Design Cordic_Machine, start of the top module:
module Cordic_Machine(clock_pulse, reset, x_input, y_input, z_input, x_output, y_output, z_output, flag);
Settings: LEC_CHECK=0, ABC_AREA=0, CAP_MARGIN=20, CORE_MARGIN=2, CORE_UTILIZATION=72, CTS_CLUSTER_DIAMETER=337, CTS_CLUSTER_SIZE=21, HOLD_SLACK_MARGIN=0.27, PLACE_DENSITY_LB_ADDON=0.07, SETUP_SLACK_MARGIN=1.33, SLEW_MARGIN=20; clock period 4.45 ns.
run.sh (not shown) runs the stock make flow with config.mk's settings and CLKGATE_MAP_FILE=.
The baseline ended with an error in 3_5_place_dp (DPL-0038).
Change:
- ABC_AREA: 0 -> default
- CORE_UTILIZATION: 72 -> 63
- CTS_CLUSTER_DIAMETER: 337 -> default
- CTS_CLUSTER_SIZE: 21 -> 61
- HOLD_SLACK_MARGIN: 0.27 -> default
- PLACE_DENSITY_LB_ADDON: 0.07 -> default
- SETUP_SLACK_MARGIN: 1.33 -> default
- TNS_END_PERCENT: default -> 5
- clock period: 4.45 -> 5.69 ns (I/O delays scaled with it)
- This time the run completed and failed the layout checks on negative setup slack
- synthesized area stays the same
- die area came out higher by about 14%
- synthesized cell count does not change
Change:
- CORE_UTILIZATION: 63 -> 32
- CTS_CLUSTER_SIZE: 61 -> default
- TNS_END_PERCENT: 5 -> default
- clock period: 5.69 -> 5.86 ns (I/O delays scaled with it)
With this change the flow completed with no timing, DRC or antenna violations.
Critical path depth rises by 2.
Worst setup slack is better by 200 ps.
Global-route usage falls by 16 points.

* * *

Setup of run A:
Starting RTL as in the previous note.
export LEC_CHECK = 0
export ABC_AREA = 1
export CAP_MARGIN = 10
export CELL_PAD_IN_SITES_GLOBAL_PLACEMENT = 3
export CORE_ASPECT_RATIO = 0.62
export CORE_MARGIN = 5
export CORE_UTILIZATION = 31
export CTS_CLUSTER_DIAMETER = 291
export CTS_CLUSTER_SIZE = 39
export GPL_ROUTABILITY_DRIVEN = 0
export GPL_TIMING_DRIVEN = 0
export HOLD_SLACK_MARGIN = 0.06
export MIN_ROUTING_LAYER = met2
export SETUP_SLACK_MARGIN = -0.05
export SLEW_MARGIN = 40
create_clock -name core_clock -period 4.82 [get_ports {clock_pulse}]
Run A did not make it past global routing (5_1_grt), where a tool error ended it.
Modified inputs, run B compared to run A
Settings: MIN_ROUTING_LAYER: met2 -> unset; CORE_UTILIZATION: 31 -> 40; CTS_CLUSTER_SIZE: 39 -> unset; SLEW_MARGIN: 40 -> 20; CTS_CLUSTER_DIAMETER: 291 -> unset; GPL_TIMING_DRIVEN: 0 -> unset; SETUP_SLACK_MARGIN: -0.05 -> unset; ABC_AREA: 1 -> unset; CAP_MARGIN: 10 -> 20; GPL_ROUTABILITY_DRIVEN: 0 -> unset; HOLD_SLACK_MARGIN: 0.06 -> unset; CELL_PAD_IN_SITES_GLOBAL_PLACEMENT: 3 -> unset; CORE_MARGIN: 5 -> 2; CORE_ASPECT_RATIO: 0.62 -> unset; the clock period (ns, I/O delays scaled along): 4.82 -> 6.0.
Findings:
[compare] base=run A new=run B: simple-gate share of the synthesized area went down 25 points, synthesized cell count fell 592, horizontal die dimension shrank by 32%, mux cell area share after synthesis went up by 12 points.
Between run A and run B, the distinct cell type count of the synthesized netlist is lower for run A.
The standard cell core area of run B falls short of that of run A by 0.0097 mm^2.
Relative to run A, half-perimeter wire length after placement has decreased by 14,000 um in run B.
On die size, run A loses to run B.
Run B finished every stage and its layout cleared the timing, DRC and antenna checks.
Run A vs run B, dominant non-sequential cell family after synthesis: simple AND/OR/NAND/NOR gates vs AND-OR/OR-AND gates
Run B — synthesized area 0.95% lower, run A as reference
Chip area from the yosys synthesis statistics, run B vs run A: down slightly
diff inputs: run B => run C
Settings: putting CELL_PAD_IN_SITES_GLOBAL_PLACEMENT at 2 where nothing was set; putting PLACE_DENSITY_LB_ADDON at 0.19 where nothing was set; putting SETUP_SLACK_MARGIN at 0.77 where nothing was set; putting TNS_END_PERCENT at 80 where nothing was set; putting CELL_PAD_IN_SITES_DETAIL_PLACEMENT at 2 where nothing was set; putting CORE_ASPECT_RATIO at 1.5 where nothing was set; putting GPL_TIMING_DRIVEN at 0 where nothing was set.
==> comparison <==
Run C never completed; the flow aborted with a tool error in clock tree synthesis (4_1_cts). Between run B and run C, the flow reports routability-driven placement congestion ratio increasing by more than 10%. Post-synthesis instance total came out exactly the same in run C and run B. Die span in x was higher in the run labelled run B. Diff run C..run B | fraction of the mapped netlist area in adder cells | unchanged. Standard-cell row count for run C: 15 up relative to run B. As far as share of synthesized area spent on multiplexers goes, run C and run B are indistinguishable; the numbers are identical.

* * *

Cordic_Machine again, from the RTL that the note above started with.
make LEC_CHECK=0 CAP_MARGIN=20 CELL_PAD_IN_SITES_DETAIL_PLACEMENT=2 CELL_PAD_IN_SITES_GLOBAL_PLACEMENT=2 CORE_MARGIN=2 CORE_UTILIZATION=40 PLACE_DENSITY_LB_ADDON=0.19 SETUP_SLACK_MARGIN=0.77 SLEW_MARGIN=20 finish   # period 6.0 ns
The first run never finished: it broke off in global routing, error DPL-0033.
Rerun with:
==> flow/config.mk (replaced) <==
export PLATFORM = sky130hd
export DESIGN_NAME = Cordic_Machine
export DESIGN_NICKNAME = Cordic_Machine
export VERILOG_FILES = /design/flow/design.v
export SDC_FILE = /design/flow/constraint.sdc
export NUM_CORES = 4
export LEC_CHECK = 0
export CAP_MARGIN = 25
export CELL_PAD_IN_SITES_DETAIL_PLACEMENT = 2
export CELL_PAD_IN_SITES_GLOBAL_PLACEMENT = 1
export CORE_ASPECT_RATIO = 0.63
export CORE_MARGIN = 5
export CORE_UTILIZATION = 52
export GPL_ROUTABILITY_DRIVEN = 0
export MIN_ROUTING_LAYER = met2
export PLACE_DENSITY_LB_ADDON = 0.25
export SETUP_SLACK_MARGIN = 0.47
export SLEW_MARGIN = 20
The changed run never finished: it broke off in detailed placement with DPL-0033.
Synthesized cell count is unchanged.
Die size shrinks by about 16%.
Synthesized area does not change.
Rerun with:
==> flow/config.mk (replaced) <==
export PLATFORM = sky130hd
export DESIGN_NAME = Cordic_Machine
export DESIGN_NICKNAME = Cordic_Machine
export VERILOG_FILES = /design/flow/design.v
export SDC_FILE = /design/flow/constraint.sdc
export NUM_CORES = 4
export LEC_CHECK = 0
export CAP_MARGIN = 20
export CORE_MARGIN = 2
export CORE_UTILIZATION = 44
export SLEW_MARGIN = 20
==> flow/constraint.sdc (replaced) <==
create_clock -name core_clock -period 4.61 [get_ports {clock_pulse}]
set_input_delay 0.9220 -clock core_clock [delete_from_list [all_inputs] [get_ports {clock_pulse}]]
set_output_delay 0.9220 -clock core_clock [all_outputs]
set_load 0.01 [all_outputs]
Outcome: With this change the flow finished but failed the layout checks on setup timing. Die area rose by 8.9%. Synthesized cell count stays the same. Synthesized area stays the same.
Rerun with:
--- a/flow/config.mk
+++ b/flow/config.mk
@@ -6,6 +6,10 @@
 export NUM_CORES = 4
 export LEC_CHECK = 0
+export ABC_AREA = 0
 export CAP_MARGIN = 20
 export CORE_MARGIN = 2
-export CORE_UTILIZATION = 44
+export CORE_UTILIZATION = 57
+export CTS_CLUSTER_SIZE = 40
+export SETUP_SLACK_MARGIN = -0.05
 export SLEW_MARGIN = 20
+export TNS_END_PERCENT = 5
==> flow/constraint.sdc (replaced) <==
create_clock -name core_clock -period 4.98 [get_ports {clock_pulse}]
set_input_delay 0.9960 -clock core_clock [delete_from_list [all_inputs] [get_ports {clock_pulse}]]
set_output_delay 0.9960 -clock core_clock [all_outputs]
set_load 0.01 [all_outputs]
The changed run reached the layout checks and failed them: setup timing.
Hold slack is better by 0.039 ns.
Wire length shrinks by 4.6%.
Power went down by 15%.
First-iteration DRC count is higher by 30%.
Count of clock-buffer cells in the layout does not change.
Fmax fell by 1.9%.
Worst setup slack gains 0.26 ns.
Power is estimated from default activity; no workload was simulated.
